$ cat flow/design.v
`timescale 1ns / 1ps
module adder(
    input [31:0] in_a, in_b,
    output [31:0] out
    );
    assign out = in_a + in_b;
endmodule
`timescale 1ns / 1ps
module pc(pc_cur, pc_nxt, clk, rst, StallF);
    input clk, rst;
    input StallF; 
    input [31:0] pc_nxt;
    output reg [31:0] pc_cur;
    always @(posedge clk or negedge rst) begin
        if (!rst) pc_cur <= 0;
        else if (StallF==0) pc_cur <= pc_nxt;
    end
endmodule
`timescale 1ns / 1ps
module FET_DEC_Reg(instrF, instrD, pcF, pcD, pc_plus4F, pc_plus4D, StallD, FlushD, clk,rst);
    input clk, rst;
    input StallD, FlushD;  
    input [31:0] instrF, pcF, pc_plus4F;
    output reg [31:0] instrD, pcD, pc_plus4D;
    always @(posedge clk or negedge rst) begin
        if (!rst) begin
            instrD <= 0;
            pcD <= 0;
            pc_plus4D <= 0;
        end
        else if (FlushD) begin
            instrD <= 0;
            pcD <= 0;
            pc_plus4D <= 0;
        end
        else if (StallD==0) begin
            instrD <= instrF;
            pcD <= pcF;
            pc_plus4D <= pc_plus4F;
        end
    end
endmodule
`timescale 1ns / 1ps
module fetch_cycle(clk, rst, pcTargetE, pcSrcE, instrD, pcD, pc_plus4D, StallF, StallD,FlushD, imem_addr, imem_data);
    input clk,rst;
    input pcSrcE;  
    input StallF, StallD, FlushD;  
    input [31:0] pcTargetE;
    output [31:0] instrD, pcD, pc_plus4D;
    output [31:0] imem_addr;
    input  [31:0] imem_data;
    wire [31:0] pc_nxt, pc_cur, pc_plus4F;
    wire [31:0] instrF;
    assign pc_nxt = (pcSrcE== 1'b0)? pc_plus4F : pcTargetE;
    pc program_counter (
                        .pc_nxt(pc_nxt),
                        .pc_cur(pc_cur),
                        .clk(clk),
                        .rst(rst),
                        .StallF(StallF)
                        );
    assign imem_addr = pc_cur;
    assign instrF    = imem_data;
    adder pc_adder (
                    .in_a(pc_cur),
                    .in_b(32'h00000004),
                    .out(pc_plus4F)
                    );
    FET_DEC_Reg F_D_Reg (
                         .instrF(instrF),
                         .instrD(instrD),
                         .pcF(pc_cur),
                         .pcD(pcD),
                         .pc_plus4F(pc_plus4F),
                         .pc_plus4D(pc_plus4D),
                         .StallD(StallD),
                         .FlushD(FlushD),
                         .clk(clk),
                         .rst(rst)
                         );
endmodule
`timescale 1ns / 1ps
module main_decoder(opcode, funct3, Branch, Jump, ResultSrc, MemWrite, ALUSrc, ImmSrc, MemSize, RegWrite, ALUop);
    input [6:0] opcode;
    input [2:0] funct3;
    output Branch, Jump, MemWrite, ALUSrc, RegWrite;
    output [1:0] ResultSrc, ImmSrc, ALUop;
    output reg [1:0] MemSize;
    reg [10:0] controles;
    assign {RegWrite,ImmSrc,ALUSrc,MemWrite,ResultSrc,Branch,ALUop,Jump}=controles;
    always @(*) begin
        MemSize=2'b00;
        case(opcode)
        7'b0000011: begin  
            controles = 11'b1_00_1_0_01_0_00_0;
            case(funct3)
            0: MemSize= 2'b01;  
            1: MemSize= 2'b10;  
            default: MemSize= 2'b11;  
            endcase
        end
        7'b0100011: begin  
            controles = 11'b0_01_1_1_00_0_00_0;
            case(funct3)
            0: MemSize= 2'b01;  
            1: MemSize= 2'b10;  
            default: MemSize= 2'b11;  
            endcase
        end
        7'b0110011: controles = 11'b1_00_0_0_00_0_10_0;  
        7'b1100011: controles = 11'b0_10_0_0_00_1_01_0;  
        7'b0010011: controles = 11'b1_00_1_0_00_0_10_0;  
        7'b1101111: controles = 11'b1_11_0_0_10_0_00_1;  
        default:    controles = 0;      
        endcase
    end
endmodule
`timescale 1ns / 1ps
module alu_decoder(ALUop, funct3, funct7_5, op5, ALUCtrl);
    input [1:0] ALUop;
    input funct7_5, op5;
    input [2:0] funct3;
    output reg [3:0] ALUCtrl;
    localparam      add=0,
                    sub=1,
                    AND=2,
                    OR=3,
                    XOR=4,
                    slt=5,
                    sltu=6,
                    sll=7,
                    srl=8,
                    sra=9;
    always @(*) begin
        ALUCtrl=0;
        case(ALUop)
        0: ALUCtrl = add;  
        1: ALUCtrl = sub;  
        2: begin
                case(funct3)
                0: ALUCtrl = (funct7_5 & op5)? sub:add;
                1: ALUCtrl = sll;
                2: ALUCtrl = slt;
                3: ALUCtrl = sltu;
                4: ALUCtrl = XOR;
                5: ALUCtrl = funct7_5? sra:srl;
                6: ALUCtrl = OR;
                7: ALUCtrl = AND;
                endcase
           end 
        endcase
    end
endmodule
`timescale 1ns / 1ps
module control_unit(op,funct3,funct7,RegWrite,ImmSrc,ALUSrc,MemWrite,ResultSrc,Branch,ALUCtrl,Jump,MemSize);
    input [6:0] op;
    input [2:0] funct3;
    input funct7;
    output Branch, Jump, MemWrite, ALUSrc, RegWrite;
    output [1:0] ResultSrc, ImmSrc, MemSize;
    output [3:0] ALUCtrl;
    wire [1:0] ALUop;
    main_decoder MainDec (
                          .opcode(op), 
                          .funct3(funct3), 
                          .Branch(Branch),
                          .Jump(Jump), 
                          .ResultSrc(ResultSrc), 
                          .MemWrite(MemWrite), 
                          .ALUSrc(ALUSrc), 
                          .ImmSrc(ImmSrc), 
                          .MemSize(MemSize), 
                          .RegWrite(RegWrite), 
                          .ALUop(ALUop)
                          );
    alu_decoder ALUDec (
                        .ALUop(ALUop), 
                        .funct3(funct3), 
                        .funct7_5(funct7), 
                        .op5(op[5]), 
                        .ALUCtrl(ALUCtrl)
                        );
endmodule
`timescale 1ns / 1ps
module register_file(clk,A1,A2,A3,WD3,WE3,RD1,RD2);
    input clk,WE3;
    input [4:0] A1,A2,A3;
    input [31:0] WD3;
    output [31:0] RD1,RD2;
    reg [31:0] reg_file [0:31];
    always @(negedge clk) begin
        if(WE3 && A3 != 0) reg_file[A3] <= WD3;
    end
    assign RD1 = (A1 == 0) ? 32'd0 : reg_file [A1];
    assign RD2 = (A2 == 0) ? 32'd0 : reg_file [A2];
endmodule
`timescale 1ns / 1ps
module imm_extend(imm, immSrc, immExt);
    input [24:0] imm;
    input [1:0] immSrc;
    output reg [31:0] immExt;
    always @(*) begin
        case(immSrc)
        0: immExt= {{20{imm[24]}}, imm[24:13]};  
        1: immExt= {{20{imm[24]}}, imm[24:18], imm[4:0]};  
        2: immExt= {{20{imm[24]}}, imm[0], imm[23:18], imm[4:1], 1'b0};  
        3: immExt= {{12{imm[24]}}, imm[12:5], imm[13], imm[23:14], 1'b0};  
        default: immExt=0;
        endcase
    end
endmodule
`timescale 1ns / 1ps
module DEC_EXC_Reg(RegWriteD,RegWriteE,ResultSrcD,ResultSrcE,MemWriteD,MemWriteE,JumpD,JumpE,
                   BranchD,BranchE,ALUCtrlD,ALUCtrlE,ALUSrcD,ALUSrcE,MemSizeD,MemSizeE,PCD,PCE,
                   Rs1D,Rs1E,Rs2D,Rs2E,RdD,RdE,ExtImmD,ExtImmE,PCPlus4D,PCPlus4E,StallE,FlushE,clk,rst,
                   RD1D,RD1E,RD2D,RD2E);
    input RegWriteD,MemWriteD,JumpD,BranchD,ALUSrcD,StallE,FlushE;
    input clk,rst;
    input [1:0] ResultSrcD,MemSizeD;
    input [3:0] ALUCtrlD;
    input [31:0] RD1D,RD2D,PCD,ExtImmD,PCPlus4D;
    input [4:0] Rs1D,Rs2D,RdD;
    output reg [4:0] Rs1E,Rs2E,RdE;
    output reg [31:0] RD1E,RD2E,PCE,ExtImmE,PCPlus4E;
    output reg [3:0] ALUCtrlE;
    output reg [1:0] ResultSrcE,MemSizeE;
    output reg RegWriteE,MemWriteE,JumpE,BranchE,ALUSrcE;
    always @(posedge clk or negedge rst) begin
        if (!rst) begin
            RegWriteE <= 0;
            ResultSrcE <= 0;
            MemWriteE <= 0;
            JumpE <= 0;
            BranchE <= 0;
            ALUCtrlE <= 0;
            ALUSrcE <= 0;
            MemSizeE <= 0;
            RD1E <= 0;
            RD2E <= 0;
            PCE <= 0;
            Rs1E <= 0;
            Rs2E <= 0;
            RdE <= 0;
            ExtImmE <= 0;
            PCPlus4E <= 0;
        end
        else if (FlushE) begin
            RegWriteE <= 0;
            ResultSrcE <= 0;
            MemWriteE <= 0;
            JumpE <= 0;
            BranchE <= 0;
            ALUCtrlE <= 0;
            ALUSrcE <= 0;
            MemSizeE <= 0;
            RD1E <= 0;
            RD2E <= 0;
            PCE <= 0;
            Rs1E <= 0;
            Rs2E <= 0;
            RdE <= 0;
            ExtImmE <= 0;
            PCPlus4E <= 0;
        end
        else begin
            if (StallE == 0) begin
                RegWriteE <= RegWriteD;
                ResultSrcE <= ResultSrcD;
                MemWriteE <= MemWriteD;
                JumpE <= JumpD;
                BranchE <= BranchD;
                ALUCtrlE <= ALUCtrlD;
                ALUSrcE <= ALUSrcD;
                MemSizeE <= MemSizeD;
                RD1E <= RD1D;
                RD2E <= RD2D;
                PCE <= PCD;
                Rs1E <= Rs1D;
                Rs2E <= Rs2D;
                RdE <= RdD;
                ExtImmE <= ExtImmD;
                PCPlus4E <= PCPlus4D;
            end
        end
    end
endmodule
`timescale 1ns / 1ps
module decode_cycle(clk,rst,instrD,pcD,pc_plus4D,  
                    RegWriteW,RdW,ResultW,  
                    StallE,FlushE,  
                    RegWriteE,ResultSrcE,MemWriteE,JumpE,BranchE,ALUCtrlE,ALUSrcE,MemSizeE,  
                    RD1E,RD2E,pcE,Rs1E,Rs2E,RdE,ExtImmE,pc_plus4E);  
    input  clk,rst,RegWriteW,StallE,FlushE;
    input  [4:0] RdW;
    input  [31:0] instrD, pcD, pc_plus4D, ResultW;
    output [1:0] ResultSrcE, MemSizeE;
    output [3:0] ALUCtrlE;
    output [4:0] Rs1E,Rs2E,RdE;
    output [31:0] RD1E,RD2E,pcE,ExtImmE,pc_plus4E;
    output RegWriteE,MemWriteE,JumpE,BranchE,ALUSrcE;
    wire        RegWriteD,MemWriteD,JumpD,BranchD,ALUSrcD;
    wire [1:0]  ResultSrcD, ImmSrcD, MemSizeD;
    wire [3:0]  ALUCtrlD;
    wire [31:0] RD1D,RD2D,PCD,ImmExtD;
    wire [4:0]  Rs1D,Rs2D,RdD;
    assign PCD  = pcD;
    assign Rs1D = instrD[19:15];
    assign Rs2D = instrD[24:20];
    assign RdD = instrD[11:7];
    control_unit ControlUnit(
                             .op(instrD[6:0]),
                             .funct3(instrD[14:12]),
                             .funct7(instrD[30]),
                             .RegWrite(RegWriteD),
                             .ImmSrc(ImmSrcD),
                             .ALUSrc(ALUSrcD),
                             .MemWrite(MemWriteD),
                             .ResultSrc(ResultSrcD),
                             .Branch(BranchD),
                             .ALUCtrl(ALUCtrlD),
                             .Jump(JumpD),
                             .MemSize(MemSizeD)
                             );
    register_file RegFile (
                           .clk(clk),
                           .A1(instrD[19:15]),
                           .A2(instrD[24:20]),
                           .A3(RdW),
                           .WD3(ResultW),
                           .WE3(RegWriteW),
                           .RD1(RD1D),
                           .RD2(RD2D)
                           );
    imm_extend ImmExt (
                       .imm(instrD[31:7]), 
                       .immSrc(ImmSrcD), 
                       .immExt(ImmExtD)
                       );
    DEC_EXC_Reg D_E_Reg (
                         .RegWriteD(RegWriteD),
                         .RegWriteE(RegWriteE),
                         .ResultSrcD(ResultSrcD),
                         .ResultSrcE(ResultSrcE),
                         .MemWriteD(MemWriteD),
                         .MemWriteE(MemWriteE),
                         .JumpD(JumpD),
                         .JumpE(JumpE),
                         .BranchD(BranchD),
                         .BranchE(BranchE),
                         .ALUCtrlD(ALUCtrlD),
                         .ALUCtrlE(ALUCtrlE),
                         .ALUSrcD(ALUSrcD),
                         .ALUSrcE(ALUSrcE),
                         .MemSizeD(MemSizeD),
                         .MemSizeE(MemSizeE),
                         .PCD(pcD),
                         .PCE(pcE),
                         .Rs1D(instrD[19:15]),
                         .Rs1E(Rs1E),
                         .Rs2D(instrD[24:20]),
                         .Rs2E(Rs2E),
                         .RdD(instrD[11:7]),
                         .RdE(RdE),
                         .ExtImmD(ImmExtD),
                         .ExtImmE(ExtImmE),
                         .PCPlus4D(pc_plus4D),
                         .PCPlus4E(pc_plus4E),
                         .StallE(StallE),
                         .FlushE(FlushE),
                         .RD1D(RD1D),
                         .RD1E(RD1E),
                         .RD2D(RD2D),
                         .RD2E(RD2E),
                         .clk(clk),
                         .rst(rst)
                         );
endmodule
`timescale 1ns / 1ps
module hazard_unit(Rs1D,Rs2D,Rs1E,Rs2E,RdE,PCSrcE,ResultSrcE0,RdM,RegWriteM,RdW,RegWriteW,proc_ready,PENABLE,IsPerM,  
                   StallF,StallD,StallE,StallM,FlushD,FlushE,FlushW,ForwardAE,ForwardBE  
                   );
        input            PCSrcE,ResultSrcE0,RegWriteM,RegWriteW,proc_ready,PENABLE,IsPerM;
        input      [4:0] Rs1D,Rs2D,Rs1E,Rs2E,RdE,RdM,RdW;
        output reg       StallF,StallD,StallE,StallM,FlushD,FlushE,FlushW;
        output reg [1:0] ForwardAE,ForwardBE;
        reg lwStall,perStall;
        always @(*) begin
            if ((Rs1E==RdM) && RegWriteM && Rs1E!=0) ForwardAE = 2'b10;  
            else if ((Rs1E==RdW) && RegWriteW && Rs1E!=0) ForwardAE = 2'b01;  
            else ForwardAE = 2'b00;
            if ((Rs2E==RdM) && RegWriteM && Rs2E!=0) ForwardBE = 2'b10;  
            else if ((Rs2E==RdW) && RegWriteW && Rs2E!=0) ForwardBE = 2'b01;  
            else ForwardBE = 2'b00;
            lwStall = ResultSrcE0 & ((Rs1D==RdE) | (Rs2D==RdE));
            perStall = !proc_ready;
            perStall = IsPerM && (!PENABLE || !proc_ready);
            {FlushE,FlushD,StallD,StallF,StallE,StallM,FlushW} = {lwStall|PCSrcE,PCSrcE,lwStall|perStall,lwStall|perStall,perStall,perStall,perStall};
         end
endmodule
`timescale 1ns / 1ps
module ALU(SrcA, SrcB, ALUResult, Zero, ALUCtrl);
    input [31:0] SrcA, SrcB;
    input [3:0] ALUCtrl;
    output reg [31:0] ALUResult;
    output Zero;
    assign Zero = (!(SrcA-SrcB))? 1 : 0;
    always @(*) begin
        ALUResult = 0;
        case(ALUCtrl)
        0:       ALUResult = SrcA + SrcB;                      
        1:       ALUResult = SrcA - SrcB;                      
        2:       ALUResult = SrcA & SrcB;                      
        3:       ALUResult = SrcA | SrcB;                      
        4:       ALUResult = SrcA ^ SrcB;                      
        5:       ALUResult = ($signed(SrcA) < $signed(SrcB));  
        6:       ALUResult = SrcA < SrcB;                      
        7:       ALUResult = SrcA << SrcB[4:0];                
        8:       ALUResult = SrcA >> SrcB[4:0];                
        9:       ALUResult = $signed(SrcA) >>> SrcB[4:0];              
        endcase
    end
endmodule
`timescale 1ns / 1ps
module EXE_MEM_Reg(clk,rst,RegWriteE,ResultSrcE,MemWriteE,MemSizeE,ALUResultE,WriteDataE,RdE,PCPlus4E,IsPerE,   
                           RegWriteM,ResultSrcM,MemWriteM,MemSizeM,ALUResultM,WriteDataM,RdM,PCPlus4M,IsPerM,    
                           StallM);  
    input             clk,rst;
    input             StallM;
    input             RegWriteE,MemWriteE,IsPerE;
    input      [1:0]  ResultSrcE, MemSizeE;
    input      [4:0]  RdE;
    input      [31:0] ALUResultE,WriteDataE,PCPlus4E;
    output reg        RegWriteM,MemWriteM,IsPerM;
    output reg [1:0]  ResultSrcM, MemSizeM;
    output reg [4:0]  RdM;
    output reg [31:0] ALUResultM,WriteDataM,PCPlus4M;
    always @(posedge clk or negedge rst) begin
        if(!rst) begin
            RegWriteM <= 0;
            ResultSrcM <= 0;
            MemWriteM <= 0;
            MemSizeM <= 0;
            ALUResultM <= 0;
            WriteDataM <= 0;
            RdM <= 0;
            PCPlus4M <= 0;
            IsPerM <= 0;
        end
        else begin
            if (StallM==0) begin
                RegWriteM <= RegWriteE;
                ResultSrcM <= ResultSrcE;
                MemWriteM <= MemWriteE;
                MemSizeM <= MemSizeE;
                ALUResultM <= ALUResultE;
                WriteDataM <= WriteDataE;
                RdM <= RdE;
                PCPlus4M <= PCPlus4E;
                IsPerM <= IsPerE;
            end
        end
    end    
endmodule
`timescale 1ns / 1ps
module execute_cycle(clk,rst,RegWriteE,ResultSrcE,MemWriteE,JumpE,BranchE,ALUCtrlE,ALUSrcE,ExtImmE,MemSizeE,  
                     RD1E,RD2E,PCE,Rs1E,Rs2E,RdE,PCPlus4E,ResultW,  
                     StallM,ForwardAE,ForwardBE,  
                     RegWriteM,ResultSrcM,MemWriteM,MemSizeM,ALUResultM,WriteDataM,RdM,PCPlus4M,PCTargetE,PCSrcE,IsPerM,transEn  
                     );
    input         clk,rst;
    input         RegWriteE,MemWriteE,JumpE,BranchE,ALUSrcE,StallM;
    input  [1:0]  ForwardAE, ForwardBE;
    input  [1:0]  ResultSrcE,MemSizeE;
    input  [3:0]  ALUCtrlE;
    input  [4:0]  Rs1E,Rs2E,RdE;
    input  [31:0] RD1E,RD2E,PCE,ExtImmE,PCPlus4E,ResultW;
    output        RegWriteM,MemWriteM,PCSrcE;
    output [1:0]  ResultSrcM, MemSizeM;
    output [4:0]  RdM;
    output [31:0] ALUResultM,WriteDataM,PCPlus4M,PCTargetE;
    output        transEn, IsPerM;  
    wire        ZeroE;
    reg         IsPerE;
    reg  [31:0] SrcAE,SrcBE,SrcBE_WriteDataE;
    wire [31:0] WriteDataE,ALUResultE,ALUResultM_in;
    always @(*) begin
        SrcAE = 0;
        SrcBE = 0;
        SrcBE_WriteDataE = 0;
        IsPerE = 0;
        case (ForwardAE)
        0: SrcAE = RD1E;
        1: SrcAE = ResultW;
        2: SrcAE = ALUResultM_in;
        endcase
        case (ForwardBE)
        0: SrcBE_WriteDataE = RD2E;
        1: SrcBE_WriteDataE = ResultW;
        2: SrcBE_WriteDataE = ALUResultM_in;
        endcase
        case (ALUSrcE)
        0: SrcBE = SrcBE_WriteDataE;
        1: SrcBE = ExtImmE;
        endcase
        if ((ResultSrcE[0] || MemWriteE))
            if(ALUResultE > 511)
                IsPerE = 1;
    end 
    ALU ALU(
            .SrcA(SrcAE),
            .SrcB(SrcBE),
            .ALUResult(ALUResultE),
            .Zero(ZeroE),
            .ALUCtrl(ALUCtrlE)
            );
    adder PCTargetAdder (
                         .in_a(PCE),
                         .in_b(ExtImmE),
                         .out(PCTargetE)
                         );
    EXE_MEM_Reg E_M_Reg (
                         .clk(clk),
                         .rst(rst),
                         .RegWriteE(RegWriteE),
                         .ResultSrcE(ResultSrcE),
                         .MemWriteE(MemWriteE),
                         .MemSizeE(MemSizeE),
                         .ALUResultE(ALUResultE),
                         .WriteDataE(WriteDataE),
                         .RdE(RdE),
                         .PCPlus4E(PCPlus4E),
                         .RegWriteM(RegWriteM),
                         .ResultSrcM(ResultSrcM),
                         .MemWriteM(MemWriteM),
                         .MemSizeM(MemSizeM),
                         .ALUResultM(ALUResultM),
                         .WriteDataM(WriteDataM),
                         .RdM(RdM),
                         .PCPlus4M(PCPlus4M),
                         .IsPerM(IsPerM),
                         .IsPerE(IsPerE),
                         .StallM(StallM)
                         );
    assign WriteDataE = SrcBE_WriteDataE;
    assign PCSrcE = (ZeroE & BranchE) | JumpE;
    assign ALUResultM_in = ALUResultM;
    assign transEn = IsPerE;
endmodule
`timescale 1ns / 1ps
module MEM_WB_Reg(clk,rst,RegWriteM,ResultSrcM,ALUResultM,ReadDataM,RdM,PCPlus4M,  
                          RegWriteW,ResultSrcW,ALUResultW,ReadDataW,RdW,PCPlus4W,  
                          FlushW  
                  );
    input             clk,rst;
    input             FlushW;
    input             RegWriteM;
    input      [1:0]  ResultSrcM;
    input      [4:0]  RdM;
    input      [31:0] ALUResultM,ReadDataM,PCPlus4M;    
    output reg        RegWriteW;
    output reg [1:0]  ResultSrcW;
    output reg [4:0]  RdW;
    output reg [31:0] ALUResultW,ReadDataW,PCPlus4W;
    always @(posedge clk or negedge rst) begin
        if (!rst) begin
            RegWriteW <= 0;
            ResultSrcW <= 0;
            RdW <= 0;
            ALUResultW <= 0;
            ReadDataW <= 0;
            PCPlus4W <= 0;
        end
        else if (FlushW) begin
            RegWriteW <= 0;
            ResultSrcW <= 0;
            RdW <= 0;
            ALUResultW <= 0;
            ReadDataW <= 0;
            PCPlus4W <= 0;
        end
        else begin
            RegWriteW <= RegWriteM;
            ResultSrcW <=  ResultSrcM;
            RdW <= RdM;
            ALUResultW <= ALUResultM;
            ReadDataW <= ReadDataM;
            PCPlus4W <= PCPlus4M;
        end
    end
endmodule
`timescale 1ns / 1ps
module memory_cycle(RegWriteM,ResultSrcM,MemWriteM,MemSizeM,  
                    clk,rst,ALUResultM,WriteDataM,RdM,PCPlus4M,IsPerM,  
                    RegWriteW,ResultSrcW,ALUResultW,ReadDataW,RdW,PCPlus4W,  
                    FlushW,  
                    dmem_addr,dmem_wdata,dmem_we,dmem_size,dmem_rdata  
                    );
    input         clk,rst;
    input         FlushW;
    input         RegWriteM,MemWriteM,IsPerM;
    input  [1:0]  ResultSrcM,MemSizeM;
    input  [4:0]  RdM;
    input  [31:0] ALUResultM,WriteDataM,PCPlus4M;
    output        RegWriteW;
    output [1:0]  ResultSrcW;
    output [4:0]  RdW;
    output [31:0] ALUResultW,ReadDataW,PCPlus4W;
    output [31:0] dmem_addr, dmem_wdata;
    output        dmem_we;
    output [1:0]  dmem_size;
    input  [31:0] dmem_rdata;
    wire [31:0] ReadDataM, RD;
    assign dmem_addr  = ALUResultM;
    assign dmem_wdata = WriteDataM;
    assign dmem_we    = MemWriteM;
    assign dmem_size  = MemSizeM;
    assign RD = (MemSizeM==1)? {{24{dmem_rdata[7]}},dmem_rdata[7:0]}:
                (MemSizeM==2)? {{16{dmem_rdata[15]}},dmem_rdata[15:0]}:
                dmem_rdata;
    assign ReadDataM = RD;
    MEM_WB_Reg M_WB_Reg(
                        .clk(clk),
                        .rst(rst),
                        .RegWriteM(RegWriteM),
                        .ResultSrcM(ResultSrcM),
                        .ALUResultM(ALUResultM),
                        .ReadDataM(ReadDataM),
                        .RdM(RdM),
                        .PCPlus4M(PCPlus4M),
                        .RegWriteW(RegWriteW),
                        .ResultSrcW(ResultSrcW),
                        .ALUResultW(ALUResultW),
                        .ReadDataW(ReadDataW),
                        .RdW(RdW),
                        .PCPlus4W(PCPlus4W),
                        .FlushW(FlushW)
                       );
endmodule
`timescale 1ns / 1ps
module writeback_cycle(RegWriteW,ResultSrcW,  
                       ALUResultW,ReadDataW,RdW,PCPlus4W,  
                       ResultW  
                       );
    input             RegWriteW;
    input      [1:0]  ResultSrcW;
    input      [4:0]  RdW;
    input      [31:0] ALUResultW,ReadDataW,PCPlus4W;
    output reg [31:0] ResultW;
    always@(*) begin
        case(ResultSrcW)
        0: ResultW = ALUResultW;
        1: ResultW = ReadDataW;
        2: ResultW = PCPlus4W;
        3: ResultW = 0;
        endcase
    end
endmodule
`timescale 1ns / 1ps
module rv32i_core(clk,rst,imem_data,dmem_rdata,  
                  imem_addr,dmem_addr,dmem_wdata,dmem_we,dmem_size  
                  );
    input         clk,rst;
    input  [31:0] imem_data;
    input  [31:0] dmem_rdata;
    output [31:0] imem_addr;
    output [31:0] dmem_addr;
    output [31:0] dmem_wdata;
    output        dmem_we;
    output [1:0]  dmem_size;
    wire        StallF,StallD,StallE,StallM,FlushD,FlushE,FlushW;
    wire [1:0]  ForwardAE,ForwardBE;
    wire        PCSrcE;
    wire [31:0] instrD,PCD,PCPlus4D;
    wire        RegWriteE,MemWriteE,JumpE,BranchE,ALUSrcE;
    wire [1:0]  ResultSrcE, MemSizeE;
    wire [3:0]  ALUCtrlE;
    wire [4:0]  Rs1E,Rs2E,RdE;
    wire [31:0] RD1E,RD2E,PCE,ExtImmE,PCPlus4E;
    wire        RegWriteM,MemWriteM,IsPerM;
    wire [1:0]  ResultSrcM, MemSizeM;
    wire [4:0]  RdM;
    wire [31:0] ALUResultM,WriteDataM,PCPlus4M,PCTargetE;
    wire        RegWriteW;
    wire [1:0]  ResultSrcW;
    wire [4:0]  RdW;
    wire [31:0] ALUResultW,ReadDataW,PCPlus4W;
    wire [31:0] ResultW;
    hazard_unit Hazard_Unit (
                             .Rs1D(instrD[19:15]),
                             .Rs2D(instrD[24:20]),
                             .Rs1E(Rs1E),
                             .Rs2E(Rs2E),
                             .RdE(RdE),
                             .PCSrcE(PCSrcE),
                             .ResultSrcE0(ResultSrcE[0]),
                             .RdM(RdM),
                             .RegWriteM(RegWriteM),
                             .RdW(RdW),
                             .RegWriteW(RegWriteW),
                             .proc_ready(1'b1),
                             .PENABLE(1'b1),
                             .IsPerM(1'b0), 
                             .StallF(StallF),
                             .StallD(StallD),
                             .StallE(StallE),
                             .StallM(StallM),
                             .FlushD(FlushD),
                             .FlushE(FlushE),
                             .FlushW(FlushW),
                             .ForwardAE(ForwardAE),
                             .ForwardBE(ForwardBE)
                            );
    fetch_cycle Fetch (
                       .clk(clk),
                       .rst(rst),
                       .pcTargetE(PCTargetE),
                       .pcSrcE(PCSrcE),
                       .instrD(instrD),
                       .pcD(PCD),
                       .pc_plus4D(PCPlus4D),
                       .StallF(StallF),
                       .StallD(StallD),
                       .FlushD(FlushD),
                       .imem_addr(imem_addr),
                       .imem_data(imem_data)
                       );
       decode_cycle Decode (
                            .clk(clk),
                            .rst(rst),
                            .instrD(instrD),
                            .pcD(PCD),
                            .pc_plus4D(PCPlus4D), 
                            .RegWriteW(RegWriteW),
                            .RdW(RdW),
                            .ResultW(ResultW), 
                            .StallE(StallE),
                            .FlushE(FlushE), 
                            .RegWriteE(RegWriteE),
                            .ResultSrcE(ResultSrcE),
                            .MemWriteE(MemWriteE),
                            .JumpE(JumpE),
                            .BranchE(BranchE),
                            .ALUCtrlE(ALUCtrlE),
                            .ALUSrcE(ALUSrcE),
                            .MemSizeE(MemSizeE), 
                            .RD1E(RD1E),
                            .RD2E(RD2E),
                            .pcE(PCE),
                            .Rs1E(Rs1E),
                            .Rs2E(Rs2E),
                            .RdE(RdE),
                            .ExtImmE(ExtImmE),
                            .pc_plus4E(PCPlus4E)
                            ); 
       execute_cycle Execute (
                              .clk(clk),
                              .rst(rst),
                              .RegWriteE(RegWriteE),
                              .ResultSrcE(ResultSrcE),
                              .MemWriteE(MemWriteE),
                              .JumpE(JumpE),
                              .BranchE(BranchE),
                              .ALUCtrlE(ALUCtrlE),
                              .ALUSrcE(ALUSrcE),
                              .ExtImmE(ExtImmE),
                              .MemSizeE(MemSizeE),
                              .RD1E(RD1E),
                              .RD2E(RD2E),
                              .PCE(PCE),
                              .Rs1E(Rs1E),
                              .Rs2E(Rs2E),
                              .RdE(RdE),
                              .PCPlus4E(PCPlus4E),
                              .ResultW(ResultW), 
                              .StallM(StallM),
                              .ForwardAE(ForwardAE),
                              .ForwardBE(ForwardBE), 
                              .RegWriteM(RegWriteM),
                              .ResultSrcM(ResultSrcM),
                              .MemWriteM(MemWriteM),
                              .MemSizeM(MemSizeM),
                              .ALUResultM(ALUResultM),
                              .WriteDataM(WriteDataM),
                              .RdM(RdM),
                              .PCPlus4M(PCPlus4M),
                              .PCTargetE(PCTargetE),  
                              .PCSrcE(PCSrcE),  
                              .IsPerM(),
                              .transEn()
                             );
       memory_cycle Memory (
                            .RegWriteM(RegWriteM),
                            .ResultSrcM(ResultSrcM),
                            .MemWriteM(MemWriteM),
                            .MemSizeM(MemSizeM), 
                            .clk(clk),
                            .rst(rst),
                            .ALUResultM(ALUResultM),
                            .WriteDataM(WriteDataM),
                            .RdM(RdM),
                            .PCPlus4M(PCPlus4M),
                            .IsPerM(1'b0),
                            .FlushW(FlushW),
                            .RegWriteW(RegWriteW),  
                            .ResultSrcW(ResultSrcW),
                            .ALUResultW(ALUResultW),
                            .ReadDataW(ReadDataW),
                            .RdW(RdW),  
                            .PCPlus4W(PCPlus4W),
                            .dmem_addr(dmem_addr),
                            .dmem_wdata(dmem_wdata),
                            .dmem_we(dmem_we),
                            .dmem_size(dmem_size),
                            .dmem_rdata(dmem_rdata)
                           );
    writeback_cycle Write_Back (
                                .RegWriteW(RegWriteW),
                                .ResultSrcW(ResultSrcW), 
                                .ALUResultW(ALUResultW),
                                .ReadDataW(ReadDataW),
                                .RdW(RdW),
                                .PCPlus4W(PCPlus4W), 
                                .ResultW(ResultW)  
                           );
endmodule
$ cat flow/run.sh
#!/bin/bash
# the make line also repeats each setting of config.mk as NAME=value (left out here)
make -C /OpenROAD-flow-scripts/flow DESIGN_CONFIG=/design/flow/config.mk WORK_HOME=/design/flow/orfs CLKGATE_MAP_FILE= finish
$ cat flow/config.mk
export PLATFORM = sky130hd
export DESIGN_NAME = rv32i_core
export DESIGN_NICKNAME = rv32i_core
export VERILOG_FILES = /design/flow/design.v
export SDC_FILE = /design/flow/constraint.sdc
export NUM_CORES = 4
export LEC_CHECK = 0
export CAP_MARGIN = 40
export CORE_MARGIN = 2
export CORE_UTILIZATION = 66
export PLACE_DENSITY = 0.42
export SLEW_MARGIN = 30
$ cat flow/constraint.sdc
create_clock -name core_clock -period 5.69 [get_ports {clk}]
set_input_delay 1.1380 -clock core_clock [delete_from_list [all_inputs] [get_ports {clk}]]
set_output_delay 1.1380 -clock core_clock [all_outputs]
set_load 0.01 [all_outputs]
==> metrics.cfg, run 1 <==
[status]
status=aborted with a tool error
stop_stage=global routing (5_1_grt)
error_message=[ERROR GRT-0232] Routing congestion too high. Check the congestion heatmap in the GUI.

[logic_synthesis]
yosys.area_share.aoi_pct=8.55
async_reset_ff_share_pct=33.5
syn_area_per_cell_um2=14.4
topCellsByArea=edfxtp_1 40%, mux4_2 19%, dfrtp_1 17%, mux2i_1 2.4%, nand2_1 2.2%
ys.flops=1541
synth-main-ff-cell=edfxtp_1
synth_seq_share_pct=56.3
syn_area_um2=77600
synth.largest_area_cell=edfxtp_1
synth_top_area_share_pct=39.6
common_cells=1,024 x edfxtp_1, 645 x mux4_2, 516 x dfrtp_1
yosysWarnings=13
ys_types=105
ys_top_logic_family=multiplexers
simple_gate_share_pct=7.31
synth-edff-count=1024
ys_area_um2=77600
synth-xor-area-share_pct=1.20
syn_inst=5397
synth-adder-area-share_pct=2.16
top_cell=edfxtp_1
yosys_cells=5397
mux_area_share_pct=21.7

[clock_network]
hold_buffers=0
htreeDepth=4
cts_made_buffers=159
cts_sinks=1541
clock_path_buffers=3
cts_root_buf=clkbuf_16

[global_routing]
grt_use_total_pct=82.3
gr-total-overflow=224

[floorplan]
die_w_um=347
core-area_um2=116000
die_area_um2=120000
fp_util_pct=66.7
rows=125
num_io_pins=165
die_h_um=347

[placed_design]
dpl.hpwl_um=192000
routabilityCongestion=1.10
io_buffers=164
dp.cells=7348

[per-stage QoR]
step                TNS [ps]  worst slack, ps  hold slack, ps  cell area, µm²
CTS                    -9440             -161             348           97200
detailed placement   -179630             -759             335           85500
global placement     -150080             -692             332           85400
floorplan              -96.7            -49.2             331           77900
[routing by layer]
layer,global-route usage [%],overflow
met5,52.3,1
met4,79.5,94
met2,92.8,116
met1,82.5,5
met3,73.9,8
[timing repair]
item,in CTS
gates cloned,17
setup buffers,88
gates resized,328
setup endpoints to repair,315
pin swaps,78
==> run 2: changes to the inputs <==
- ABC_AREA: unset -> 1
- CAP_MARGIN: 40 -> 20
- CORE_UTILIZATION: 66 -> 72
- CTS_CLUSTER_DIAMETER: unset -> 371
- CTS_CLUSTER_SIZE: unset -> 99
- SETUP_SLACK_MARGIN: unset -> 1.31
- SLEW_MARGIN: 30 -> 20
- TNS_END_PERCENT: unset -> 5
- clock period: 5.69 -> 4.45 ns (I/O delays scaled with it)
==> run 2 against run 1 <==
  * The flow again stops in global routing (5_1_grt)
  * Die size decreased by 6.6%
  * Synthesized cell count grew 64%
  * Synthesized area rose by 1.8%
==> metrics.cfg, run 2 <==
[logic_synthesis]
synth-main-ff-cell=edfxtp_1
yosys.area_share.aoi_pct=15.7  ; +7.2 points
ys.flops=1541  ; unchanged
yosysWarnings=13  ; unchanged
async_reset_ff_share_pct=33.5  ; unchanged
synth-xor-area-share_pct=0.964  ; -0.23 points
yosys_cells=8843  ; +64%
ys_area_um2=79000  ; +1.8%
mux_area_share_pct=0  ; -22 points
ys_types=57  ; -46%
common_cells=1,473 x nor2_1, 1,314 x nand2_1, 1,209 x o21ai_0
synth_seq_share_pct=55.3  ; -1.0 points
top_cell=nor2_1
topCellsByArea=edfxtp_1 39%, dfrtp_1 16%, o21ai_0 7.7%, nor2_1 7.0%, nand2_1 6.2%
synth_top_area_share_pct=38.9  ; -0.72 points
synth-edff-count=1024  ; unchanged
syn_inst=8843  ; +64%
syn_area_um2=79000  ; +1.8%
ys_top_logic_family=simple AND/OR/NAND/NOR gates
syn_area_per_cell_um2=8.94  ; -38%
synth.largest_area_cell=edfxtp_1
synth-adder-area-share_pct=2.12  ; -0.039 points
simple_gate_share_pct=20.5  ; +13 points

[floorplan]
die_w_um=335  ; -3.3%
die_h_um=335  ; -3.3%
num_io_pins=165  ; unchanged
die_area_um2=112000  ; -6.6%
fp_util_pct=72.6  ; +5.9 points
core-area_um2=109000  ; -6.5%
rows=121  ; -3.2%

[clock_network]
clock_path_buffers=3  ; unchanged
cts_made_buffers=19  ; -88%
cts_root_buf=clkbuf_16
hold_buffers=0  ; unchanged
cts_sinks=1541  ; unchanged
htreeDepth=1  ; -3

[status]
stop_stage=global routing (5_1_grt)
status=aborted with a tool error

[placed_design]
dpl.hpwl_um=196000  ; +2.3%
io_buffers=164  ; unchanged
dp_slack_ps=-721  ; +38.4 ps
routabilityCongestion=1.13  ; +3.4%
dpl-instance-area_um2=86400  ; +0.96%

[run 2: metrics by stage]
| stage | util, % | cells | power, µW | hold WS (ps) | TNS (ps) |
|---|---|---|---|---|---|
| after detailed placement | 79.3 | 10500 | 31300 | 335 | -182080 |
| after global placement | 79.3 | 10500 | 31000 | 331 | -154140 |
| after CTS | 85.0 | 11600 | 39700 | 96.1 | -30670 |
| after floorplan | - | 8874 | 25400 | 331 | 0 |
[run 2: what timing repair did]
action	CTS
pin swaps	37
setup endpoints to repair	2355
gates cloned	11
setup buffers	45
gates resized	263
==> run 3: changes to the inputs <==
- ABC_AREA: 1 -> unset
- CORE_UTILIZATION: 72 -> 70
- CTS_CLUSTER_DIAMETER: 371 -> unset
- CTS_CLUSTER_SIZE: 99 -> 37
- PLACE_DENSITY: 0.42 -> unset
- SETUP_SLACK_MARGIN: 1.31 -> unset
- TNS_END_PERCENT: 5 -> unset
- clock period: 4.45 -> 6.3 ns (I/O delays scaled with it)
==> run 3 against run 2 <==
  * The run again fails in global routing (5_1_grt)
  * Synthesized cell count is 39% lower
  * Die size rose by 0.98%
  * Synthesized area shrank 1.8%
==> metrics.cfg, run 3 <==
[clock_network]
cts_sinks=1541  ; unchanged
cts_root_buf=clkbuf_16
cts_made_buffers=158  ; +139
clock_path_buffers=3  ; unchanged
hold_buffers=0  ; unchanged
htreeDepth=4  ; +3

[logic_synthesis]
yosys_cells=5397  ; -39%
syn_inst=5397  ; -39%
mux_area_share_pct=21.7  ; +22 points
top_cell=edfxtp_1
async_reset_ff_share_pct=33.5  ; unchanged
syn_area_um2=77600  ; -1.8%
ys_types=105  ; +84%
common_cells=1,024 x edfxtp_1, 645 x mux4_2, 516 x dfrtp_1
ys.flops=1541  ; unchanged
syn_area_per_cell_um2=14.4  ; +61%
synth-main-ff-cell=edfxtp_1
synth-xor-area-share_pct=1.20  ; +0.23 points
synth-edff-count=1024  ; unchanged
synth_seq_share_pct=56.3  ; +1.0 points
ys_area_um2=77600  ; -1.8%
yosysWarnings=13  ; unchanged
topCellsByArea=edfxtp_1 40%, mux4_2 19%, dfrtp_1 17%, mux2i_1 2.4%, nand2_1 2.2%
synth_top_area_share_pct=39.6  ; +0.72 points
ys_top_logic_family=multiplexers
simple_gate_share_pct=7.31  ; -13 points
synth.largest_area_cell=edfxtp_1
yosys.area_share.aoi_pct=8.55  ; -7.2 points
synth-adder-area-share_pct=2.16  ; +0.039 points

[floorplan]
die_w_um=337  ; +0.49%
fp_util_pct=70.3  ; -2.3 points
die_h_um=337  ; +0.49%
core-area_um2=110000  ; +1.4%
die_area_um2=114000  ; +0.98%
num_io_pins=165  ; unchanged
rows=122  ; +0.83%

[global_routing]
gr-total-overflow=114
grt_use_total_pct=82.1

[status]
status=aborted with a tool error
error_message=[ERROR GRT-0232] Routing congestion too high. Check the congestion heatmap in the GUI.
stop_stage=global routing (5_1_grt)

[placed_design]
io_buffers=164  ; unchanged
dpl.hpwl_um=184000  ; -6.4%
routabilityCongestion=1.12  ; -1.1%

[run 3: through the flow]
step                      hold WS [ps]  setup slack, ps  cells  util [%]  instance area (µm²)
after floorplan                    331             3.50   5428         -                77700
after global placement             331             -337   7040      75.5                83300
after detailed placement           335             -428   7041      75.5                83300
after CTS                          336             4.97   8364      84.2                92900
[run 3: timing repair]
item | 4_1_cts
cloned | 3
setup buffers | 10
endpoints found under the setup margin | 309
resized | 42
pin swaps | 10
[run 3: metal layers]
layer | global-route usage [%] | overflow
met4 | 78.9 | 65
met1 | 83.3 | 4
met3 | 73.3 | 3
met5 | 56.0 | 1
met2 | 91.8 | 41
==> run 4: changes to the inputs <==
- CAP_MARGIN: 20 -> 5
- CORE_UTILIZATION: 70 -> 66
- CTS_CLUSTER_SIZE: 37 -> 40
- SLEW_MARGIN: 20 -> 30
- clock period: 6.3 -> 5.78 ns (I/O delays scaled with it)
==> run 4 against run 3 <==
  * The flow again stops in global routing (5_1_grt)
  * Synthesized cell count unchanged
  * Die size is 6.0% higher
  * Synthesized area did not move
==> metrics.cfg, run 4 <==
[status]
status=aborted with a tool error
stop_stage=global routing (5_1_grt)
error_message=[ERROR GRT-0232] Routing congestion too high. Check the congestion heatmap in the GUI.

[logic_synthesis]
syn_area_per_cell_um2=14.4  ; unchanged
ys_area_um2=77600  ; unchanged
synth_seq_share_pct=56.3  ; unchanged
common_cells=1,024 x edfxtp_1, 645 x mux4_2, 516 x dfrtp_1
synth-adder-area-share_pct=2.16  ; unchanged
top_cell=edfxtp_1
async_reset_ff_share_pct=33.5  ; unchanged
synth-xor-area-share_pct=1.20  ; unchanged
syn_inst=5397  ; unchanged
yosys.area_share.aoi_pct=8.55  ; unchanged
ys.flops=1541  ; unchanged
synth.largest_area_cell=edfxtp_1
yosys_cells=5397  ; unchanged
synth-edff-count=1024  ; unchanged
syn_area_um2=77600  ; unchanged
synth_top_area_share_pct=39.6  ; unchanged
yosysWarnings=13  ; unchanged
simple_gate_share_pct=7.31  ; unchanged
topCellsByArea=edfxtp_1 40%, mux4_2 19%, dfrtp_1 17%, mux2i_1 2.4%, nand2_1 2.2%
ys_top_logic_family=multiplexers
ys_types=105  ; unchanged
mux_area_share_pct=21.7  ; unchanged
synth-main-ff-cell=edfxtp_1

[floorplan]
rows=125  ; +2.5%
die_area_um2=120000  ; +6.0%
die_w_um=347  ; +3.0%
core-area_um2=116000  ; +5.4%
die_h_um=347  ; +3.0%
num_io_pins=165  ; unchanged
fp_util_pct=66.7  ; -3.6 points

[clock_network]
cts_sinks=1541  ; unchanged
clock_path_buffers=3  ; unchanged
cts_root_buf=clkbuf_16
htreeDepth=4  ; unchanged
hold_buffers=0  ; unchanged
cts_made_buffers=160  ; +1.3%

[placed_design]
dpl.hpwl_um=190000  ; +3.4%
routabilityCongestion=1.08  ; -3.9%
dp_slack_ps=-646  ; -218 ps
io_buffers=164  ; unchanged

[global_routing]
gr-total-overflow=482
grt_use_total_pct=85.0

-- run 4: what timing repair did --
action,CTS
pin swaps,71
resized,285
gates cloned,19
buffers inserted,44
endpoints found under the setup margin,314
-- run 4: per-layer routing --
metal	global-route usage [%]	GRT overflow
met2	94.0	209
met4	82.2	161
met1	85.7	47
met5	61.7	14
met3	77.1	51
-- run 4: stage by stage --
step	std cells	utilization (%)	cell area [µm²]	power, µW	setup TNS, ps
floorplan	5428	-	77900	19500	0
global placement	7336	73.4	85400	23600	-107100
detailed placement	7336	73.4	85400	23800	-151360
CTS	8718	83.5	97100	39200	-54870
==> run 5: changes to the inputs <==
- ABC_AREA: unset -> 1
- CAP_MARGIN: 5 -> 10
- CORE_UTILIZATION: 66 -> 70
- CTS_CLUSTER_DIAMETER: unset -> 354
- CTS_CLUSTER_SIZE: 40 -> 21
- HOLD_SLACK_MARGIN: unset -> 0.29
- SETUP_SLACK_MARGIN: unset -> -0.21
- SLEW_MARGIN: 30 -> 20
- clock period: 5.78 -> 4.36 ns (I/O delays scaled with it)
==> run 5 against run 4 <==
  * The flow again stops in global routing (5_1_grt)
  * Synthesized cell count grew 64%
  * Synthesized area increased by 1.8%
  * Die size down 3.9%
==> metrics.cfg, run 5 <==
[floorplan]
rows=123  ; -1.6%
num_io_pins=165  ; unchanged
core-area_um2=112000  ; -3.6%
die_h_um=340  ; -2.0%
fp_util_pct=70.4  ; +3.8 points
die_w_um=340  ; -2.0%
die_area_um2=116000  ; -3.9%

[logic_synthesis]
yosysWarnings=13  ; unchanged
synth.largest_area_cell=edfxtp_1
ys_types=57  ; -46%
yosys_cells=8843  ; +64%
syn_inst=8843  ; +64%
ys.flops=1541  ; unchanged
synth-edff-count=1024  ; unchanged
common_cells=1,473 x nor2_1, 1,314 x nand2_1, 1,209 x o21ai_0
top_cell=nor2_1
ys_top_logic_family=simple AND/OR/NAND/NOR gates
synth-main-ff-cell=edfxtp_1
synth_top_area_share_pct=38.9  ; -0.72 points
mux_area_share_pct=0  ; -22 points
yosys.area_share.aoi_pct=15.7  ; +7.2 points
syn_area_per_cell_um2=8.94  ; -38%
topCellsByArea=edfxtp_1 39%, dfrtp_1 16%, o21ai_0 7.7%, nor2_1 7.0%, nand2_1 6.2%
async_reset_ff_share_pct=33.5  ; unchanged
ys_area_um2=79000  ; +1.8%
synth-adder-area-share_pct=2.12  ; -0.039 points
simple_gate_share_pct=20.5  ; +13 points
syn_area_um2=79000  ; +1.8%
synth-xor-area-share_pct=0.964  ; -0.23 points
synth_seq_share_pct=55.3  ; -1.0 points

[global_routing]
grt_use_total_pct=80.3
gr-total-overflow=199

[placed_design]
dpl-instance-area_um2=87300  ; +2.2%
io_buffers=164  ; unchanged
dpl.hpwl_um=208000  ; +9.3%
routabilityCongestion=1.09  ; +1.7%
dp_slack_ps=-740  ; -93.1 ps

[status]
error_message=[ERROR GRT-0116] Global routing finished with congestion. Check the congestion regions in the DRC Viewer.
stop_stage=global routing (5_1_grt)
status=aborted with a tool error

[clock_network]
cts_sinks=1541  ; unchanged
htreeDepth=3  ; -1
clock_path_buffers=3  ; unchanged
cts_made_buffers=83  ; -48%
cts_root_buf=clkbuf_16

-- run 5: metrics by stage --
| stage | std cells | utilization, % |
|---|---|---|
| after CTS | 11900 | 84.9 |
| after global placement | 10700 | 77.8 |
| after floorplan | 8874 | - |
| after detailed placement | 10700 | 77.8 |
-- run 5: repair_timing --
action                                  4_1_cts
gates resized                               245
setup buffers                                54
hold buffers                                  1
endpoints found under the setup margin      375
gates cloned                                  4
pin swaps                                    53
hold endpoints to repair                     96
-- run 5: metal layers --
metal | track usage [%] | GRT overflow
met5 | 47.0 | 1
met4 | 78.1 | 89
met3 | 68.8 | 9
met2 | 92.4 | 95
met1 | 81.3 | 5
==> run 6: changes to the inputs <==
- ABC_AREA: 1 -> unset
- CAP_MARGIN: 10 -> 0
- CORE_MARGIN: 2 -> 3
- CORE_UTILIZATION: 70 -> 68
- CTS_CLUSTER_DIAMETER: 354 -> unset
- CTS_CLUSTER_SIZE: 21 -> 40
- GPL_TIMING_DRIVEN: unset -> 1
- HOLD_SLACK_MARGIN: 0.29 -> unset
- MAX_ROUTING_LAYER: unset -> met5
- MIN_ROUTING_LAYER: unset -> met1
- PLACE_DENSITY_LB_ADDON: unset -> 0.06
- SETUP_SLACK_MARGIN: -0.21 -> 1.31
- clock period: 4.36 -> 4.63 ns (I/O delays scaled with it)
==> run 6 against run 5 <==
  * The run again fails in global routing (5_1_grt)
  * Die size increased by 2.2%
  * Synthesized cell count decreased by 39%
  * Synthesized area decreased by 1.8%
==> metrics.cfg, run 6 <==
[status]
status=aborted with a tool error
stop_stage=global routing (5_1_grt)
error_message=[ERROR GRT-0232] Routing congestion too high. Check the congestion heatmap in the GUI.

[logic_synthesis]
yosys.area_share.aoi_pct=8.55  ; -7.2 points
synth-main-ff-cell=edfxtp_1
ys.flops=1541  ; unchanged
synth.largest_area_cell=edfxtp_1
yosysWarnings=13  ; unchanged
synth-xor-area-share_pct=1.20  ; +0.23 points
ys_types=105  ; +84%
top_cell=edfxtp_1
syn_area_per_cell_um2=14.4  ; +61%
common_cells=1,024 x edfxtp_1, 645 x mux4_2, 516 x dfrtp_1
syn_inst=5397  ; -39%
topCellsByArea=edfxtp_1 40%, mux4_2 19%, dfrtp_1 17%, mux2i_1 2.4%, nand2_1 2.2%
synth-edff-count=1024  ; unchanged
ys_area_um2=77600  ; -1.8%
synth_top_area_share_pct=39.6  ; +0.72 points
mux_area_share_pct=21.7  ; +22 points
synth_seq_share_pct=56.3  ; +1.0 points
synth-adder-area-share_pct=2.16  ; +0.039 points
simple_gate_share_pct=7.31  ; -13 points
async_reset_ff_share_pct=33.5  ; unchanged
ys_top_logic_family=multiplexers
yosys_cells=5397  ; -39%
syn_area_um2=77600  ; -1.8%

[floorplan]
rows=123  ; unchanged
die_w_um=344  ; +1.1%
core-area_um2=113000  ; +0.55%
die_area_um2=118000  ; +2.2%
die_h_um=344  ; +1.1%
fp_util_pct=68.8  ; -1.7 points
num_io_pins=165  ; unchanged

[global_routing]
grt_use_total_pct=86.5
gr-total-overflow=709

[placed_design]
io_buffers=164  ; unchanged
dp.cells=7580  ; -29%
dp_slack_ps=-2000  ; -1260 ps
dpl.hpwl_um=190000  ; -8.7%
routabilityCongestion=1.14  ; +4.0%
dpl-instance-area_um2=87800  ; +0.51%

[clock_network]
cts_root_buf=clkbuf_16
cts_made_buffers=159  ; +92%
htreeDepth=4  ; +1
clock_path_buffers=3  ; unchanged
cts_sinks=1541  ; unchanged

## run 6: through the flow
| step | setup TNS, ps | util [%] |
|---|---|---|
| floorplan | -654950 | - |
| global placement | -499190 | 77.8 |
| detailed placement | -556450 | 77.8 |
| CTS | -423830 | 87.2 |
## run 6: what timing repair did
action,CTS
setup buffers,39
pin swaps,42
resized,178
cloned,6
hold buffers,0
setup endpoints to repair,2354
## run 6: layer usage
layer	overflow	GRT usage, %
met2	302	95.1
met3	85	79.8
met4	257	83.3
met1	58	87.4
met5	7	57.4
==> run 7: changes to the inputs <==
- CAP_MARGIN: 0 -> 20
- CORE_MARGIN: 3 -> 2
- CORE_UTILIZATION: 68 -> 72
- CTS_CLUSTER_SIZE: 40 -> 37
- GPL_TIMING_DRIVEN: 1 -> unset
- HOLD_SLACK_MARGIN: unset -> 0.29
- MAX_ROUTING_LAYER: met5 -> unset
- MIN_ROUTING_LAYER: met1 -> unset
- PLACE_DENSITY_LB_ADDON: 0.06 -> unset
- SETUP_SLACK_MARGIN: 1.31 -> 0.42
- clock period: 4.63 -> 4.6 ns (I/O delays scaled with it)
==> run 7 against run 6 <==
  * The flow again stops in global routing (5_1_grt)
  * Die size decreased by 6.6%
  * Synthesized cell count unchanged
  * Synthesized area unchanged
==> metrics.cfg, run 7 <==
[logic_synthesis]
ys.flops=1541  ; unchanged
yosysWarnings=13  ; unchanged
top_cell=edfxtp_1
synth-xor-area-share_pct=1.20  ; unchanged
yosys.area_share.aoi_pct=8.55  ; unchanged
synth.largest_area_cell=edfxtp_1
synth_top_area_share_pct=39.6  ; unchanged
synth-adder-area-share_pct=2.16  ; unchanged
ys_area_um2=77600  ; unchanged
syn_area_um2=77600  ; unchanged
simple_gate_share_pct=7.31  ; unchanged
ys_top_logic_family=multiplexers
common_cells=1,024 x edfxtp_1, 645 x mux4_2, 516 x dfrtp_1
synth_seq_share_pct=56.3  ; unchanged
async_reset_ff_share_pct=33.5  ; unchanged
mux_area_share_pct=21.7  ; unchanged
syn_area_per_cell_um2=14.4  ; unchanged
topCellsByArea=edfxtp_1 40%, mux4_2 19%, dfrtp_1 17%, mux2i_1 2.4%, nand2_1 2.2%
yosys_cells=5397  ; unchanged
ys_types=105  ; unchanged
synth-main-ff-cell=edfxtp_1
syn_inst=5397  ; unchanged
synth-edff-count=1024  ; unchanged

[global_routing]
grt_use_total_pct=107
gr-total-overflow=8468

[floorplan]
die_area_um2=110000  ; -6.6%
die_h_um=332  ; -3.3%
num_io_pins=165  ; unchanged
fp_util_pct=72.5  ; +3.7 points
core-area_um2=107000  ; -5.1%
rows=120  ; -2.4%
die_w_um=332  ; -3.3%

[placed_design]
io_buffers=164  ; unchanged
dp.cells=7525  ; -0.73%
routabilityCongestion=1.09  ; -3.8%
dpl.hpwl_um=221000  ; +17%

[clock_network]
clock_path_buffers=3  ; unchanged
htreeDepth=4  ; unchanged
cts_made_buffers=160  ; +0.63%
cts_root_buf=clkbuf_16
cts_sinks=1541  ; unchanged

[status]
error_message=[ERROR GRT-0116] Global routing finished with congestion. Check the congestion regions in the DRC Viewer.
stop_stage=global routing (5_1_grt)
status=aborted with a tool error

[run 7: repair_timing]
item,4_1_cts
setup buffers,90
endpoints found under the setup margin,2320
cloned,13
hold buffers,1
gates resized,507
endpoints found under the hold margin,59
pin swaps,124
[run 7: routing by layer]
metal  GRT usage [%]  overflow
met1             103      1585
met3             100      1242
met2             115      3825
met4             110      1631
met5            92.7       185
[run 7: through the flow]
step	cell area, µm²	worst slack [ps]
after floorplan	78100	-1140
after CTS	101000	-1610
after detailed placement	87900	-1950
after global placement	87900	-1750
==> run 8: changes to the inputs <==
- CORE_UTILIZATION: 72 -> 70
- CTS_CLUSTER_SIZE: 37 -> 41
- HOLD_SLACK_MARGIN: 0.29 -> unset
- PLACE_DENSITY: unset -> 0.65
- SETUP_SLACK_MARGIN: 0.42 -> 1.68
- clock period: 4.6 -> 6.17 ns (I/O delays scaled with it)
==> run 8 against run 7 <==
  * The run again fails in global routing (5_1_grt)
  * Synthesized cell count unchanged
  * Die size increased by 2.8%
  * Synthesized area unchanged
==> metrics.cfg, run 8 <==
[status]
status=aborted with a tool error
stop_stage=global routing (5_1_grt)
error_message=[ERROR GRT-0116] Global routing finished with congestion. Check the congestion regions in the DRC Viewer.

[global_routing]
gr-total-overflow=134
grt_use_total_pct=80.7

[logic_synthesis]
synth-xor-area-share_pct=1.20  ; unchanged
syn_inst=5397  ; unchanged
yosys_cells=5397  ; unchanged
ys_top_logic_family=multiplexers
ys_types=105  ; unchanged
ys_area_um2=77600  ; unchanged
common_cells=1,024 x edfxtp_1, 645 x mux4_2, 516 x dfrtp_1
simple_gate_share_pct=7.31  ; unchanged
synth-adder-area-share_pct=2.16  ; unchanged
syn_area_um2=77600  ; unchanged
synth-main-ff-cell=edfxtp_1
yosys.area_share.aoi_pct=8.55  ; unchanged
async_reset_ff_share_pct=33.5  ; unchanged
synth_top_area_share_pct=39.6  ; unchanged
synth.largest_area_cell=edfxtp_1
synth-edff-count=1024  ; unchanged
mux_area_share_pct=21.7  ; unchanged
synth_seq_share_pct=56.3  ; unchanged
yosysWarnings=13  ; unchanged
topCellsByArea=edfxtp_1 40%, mux4_2 19%, dfrtp_1 17%, mux2i_1 2.4%, nand2_1 2.2%
syn_area_per_cell_um2=14.4  ; unchanged
ys.flops=1541  ; unchanged
top_cell=edfxtp_1

[clock_network]
hold_buffers=0  ; -1
cts_made_buffers=158  ; -1.3%
cts_sinks=1541  ; unchanged
clock_path_buffers=3  ; unchanged
htreeDepth=4  ; unchanged
cts_root_buf=clkbuf_16

[floorplan]
core-area_um2=110000  ; +3.1%
die_w_um=337  ; +1.4%
rows=122  ; +1.7%
fp_util_pct=70.3  ; -2.2 points
die_area_um2=114000  ; +2.8%
num_io_pins=165  ; unchanged
die_h_um=337  ; +1.4%

[placed_design]
dp.cells=7070  ; -6.0%
dpl.hpwl_um=191000  ; -14%
routabilityCongestion=1.09  ; -0.50%
io_buffers=164  ; unchanged

-- run 8: repair_timing --
item | CTS
endpoints found under the setup margin | 2354
resized | 187
setup buffers | 60
cloned | 12
pin swaps | 40
hold endpoints to repair | 0
-- run 8: per-stage QoR --
step / power (µW) / worst slack (ps) / area, µm² / hold slack [ps] / util [%]
floorplan: 18200 / 431 / 78200 / 331 / -
global placement: 21600 / -451 / 83800 / 333 / 75.9
detailed placement: 21900 / -532 / 83800 / 335 / 75.9
CTS: 36300 / 100 / 94700 / 328 / 85.8
-- run 8: layer usage --
layer,GRT overflow,GRT usage (%)
met5,1,47.6
met4,50,76.6
met3,9,71.0
met2,67,92.2
met1,7,81.8
==> run 9: changes to the inputs <==
- ABC_AREA: unset -> 1
- CAP_MARGIN: 20 -> 40
- CELL_PAD_IN_SITES_DETAIL_PLACEMENT: unset -> 2
- CORE_UTILIZATION: 70 -> 71
- CTS_CLUSTER_DIAMETER: unset -> 129
- CTS_CLUSTER_SIZE: 41 -> 35
- GPL_ROUTABILITY_DRIVEN: unset -> 0
- GPL_TIMING_DRIVEN: unset -> 0
- MAX_ROUTING_LAYER: unset -> met4
- MIN_ROUTING_LAYER: unset -> met1
- PLACE_DENSITY: 0.65 -> unset
- SETUP_SLACK_MARGIN: 1.68 -> unset
- SLEW_MARGIN: 20 -> 5
- clock period: 6.17 -> 12.3 ns (I/O delays scaled with it)
==> run 9 against run 8 <==
  * The run fails in detailed placement (3_5_place_dp)
  * Die size rose by 0.41%
  * Synthesized area is 1.8% higher
  * Synthesized cell count up 64%
==> metrics.cfg, run 9 <==
[logic_synthesis]
simple_gate_share_pct=20.5  ; +13 points
synth_seq_share_pct=55.3  ; -1.0 points
yosysWarnings=13  ; unchanged
synth_top_area_share_pct=38.9  ; -0.72 points
yosys.area_share.aoi_pct=15.7  ; +7.2 points
synth-main-ff-cell=edfxtp_1
ys_area_um2=79000  ; +1.8%
async_reset_ff_share_pct=33.5  ; unchanged
syn_area_um2=79000  ; +1.8%
syn_area_per_cell_um2=8.94  ; -38%
ys_top_logic_family=simple AND/OR/NAND/NOR gates
synth-edff-count=1024  ; unchanged
ys.flops=1541  ; unchanged
yosys_cells=8843  ; +64%
top_cell=nor2_1
synth-adder-area-share_pct=2.12  ; -0.039 points
topCellsByArea=edfxtp_1 39%, dfrtp_1 16%, o21ai_0 7.7%, nor2_1 7.0%, nand2_1 6.2%
mux_area_share_pct=0  ; -22 points
ys_types=57  ; -46%
common_cells=1,473 x nor2_1, 1,314 x nand2_1, 1,209 x o21ai_0
synth.largest_area_cell=edfxtp_1
syn_inst=8843  ; +64%
synth-xor-area-share_pct=0.964  ; -0.23 points

[floorplan]
core-area_um2=111000  ; +0.14%
die_area_um2=114000  ; +0.41%
fp_util_pct=71.5  ; +1.2 points
die_w_um=338  ; +0.20%
die_h_um=338  ; +0.20%
rows=122  ; unchanged
num_io_pins=165  ; unchanged

[placed_design]
io_buffers=164  ; unchanged

[status]
status=aborted with a tool error
error_message=Error: detail_place.tcl, 38 bad optional access
stop_stage=detailed placement (3_5_place_dp)

[run 9: metrics by stage]
stage | hold WS [ps] | TNS (ps) | setup slack, ps | instance area, µm²
after floorplan | 331 | 0 | 2700 | 79100
after global placement | 333 | -6594120 | -12670 | 82600
==> run 10: changes to the inputs <==
- ABC_AREA: 1 -> unset
- CAP_MARGIN: 40 -> 0
- CELL_PAD_IN_SITES_DETAIL_PLACEMENT: 2 -> unset
- CORE_MARGIN: 2 -> 3
- CORE_UTILIZATION: 71 -> 70
- CTS_CLUSTER_DIAMETER: 129 -> unset
- CTS_CLUSTER_SIZE: 35 -> 40
- GPL_ROUTABILITY_DRIVEN: 0 -> unset
- GPL_TIMING_DRIVEN: 0 -> 1
- MAX_ROUTING_LAYER: met4 -> met5
- PLACE_DENSITY: unset -> 0.62
- SETUP_SLACK_MARGIN: unset -> 1.31
- SLEW_MARGIN: 5 -> 20
- clock period: 12.3 -> 6.91 ns (I/O delays scaled with it)
==> run 10 against run 9 <==
  * The run fails in global routing (5_1_grt)
  * Die size increased by 0.78%
  * Synthesized cell count shrank 39%
  * Synthesized area is 1.8% lower
==> metrics.cfg, run 10 <==
[status]
status=aborted with a tool error
stop_stage=global routing (5_1_grt)
error_message=[ERROR GRT-0116] Global routing finished with congestion. Check the congestion regions in the DRC Viewer.

[clock_network]
clock_path_buffers=3
cts_sinks=1541
cts_made_buffers=160
htreeDepth=4
hold_buffers=0
cts_root_buf=clkbuf_16

[logic_synthesis]
synth-adder-area-share_pct=2.16  ; +0.039 points
synth_top_area_share_pct=39.6  ; +0.72 points
syn_area_per_cell_um2=14.4  ; +61%
synth-main-ff-cell=edfxtp_1
top_cell=edfxtp_1
topCellsByArea=edfxtp_1 40%, mux4_2 19%, dfrtp_1 17%, mux2i_1 2.4%, nand2_1 2.2%
syn_inst=5397  ; -39%
async_reset_ff_share_pct=33.5  ; unchanged
mux_area_share_pct=21.7  ; +22 points
simple_gate_share_pct=7.31  ; -13 points
ys_area_um2=77600  ; -1.8%
synth.largest_area_cell=edfxtp_1
synth-edff-count=1024  ; unchanged
syn_area_um2=77600  ; -1.8%
yosysWarnings=13  ; unchanged
yosys.area_share.aoi_pct=8.55  ; -7.2 points
ys_types=105  ; +84%
ys_top_logic_family=multiplexers
synth_seq_share_pct=56.3  ; +1.0 points
yosys_cells=5397  ; -39%
ys.flops=1541  ; unchanged
synth-xor-area-share_pct=1.20  ; +0.23 points
common_cells=1,024 x edfxtp_1, 645 x mux4_2, 516 x dfrtp_1

[placed_design]
routabilityCongestion=1.09
io_buffers=164  ; unchanged
dp_slack_ps=258
dpl.hpwl_um=186000

[floorplan]
die_h_um=339  ; +0.39%
rows=121  ; -0.82%
die_w_um=339  ; +0.39%
num_io_pins=165  ; unchanged
core-area_um2=109000  ; -0.96%
die_area_um2=115000  ; +0.78%
fp_util_pct=70.9  ; -0.62 points

[global_routing]
gr-total-overflow=81
grt_use_total_pct=80.8

==> run 10: timing repair <==
item	4_1_cts
resized	422
setup endpoints to repair	1364
setup buffers	102
pin swaps	79
gates cloned	25
==> run 10: through the flow <==
stage / cells / area, µm²
floorplan: 5428 / 78200
global placement: 6948 / 82600
detailed placement: 6948 / 82600
CTS: 8391 / 95200
==> run 10: routing by layer <==
layer	overflow	track usage [%]
met2	31	91.3
met1	8	82.1
met4	20	75.5
met3	15	72.4
met5	7	52.0
No activity file was given, so power comes from the tool's default toggle rates.
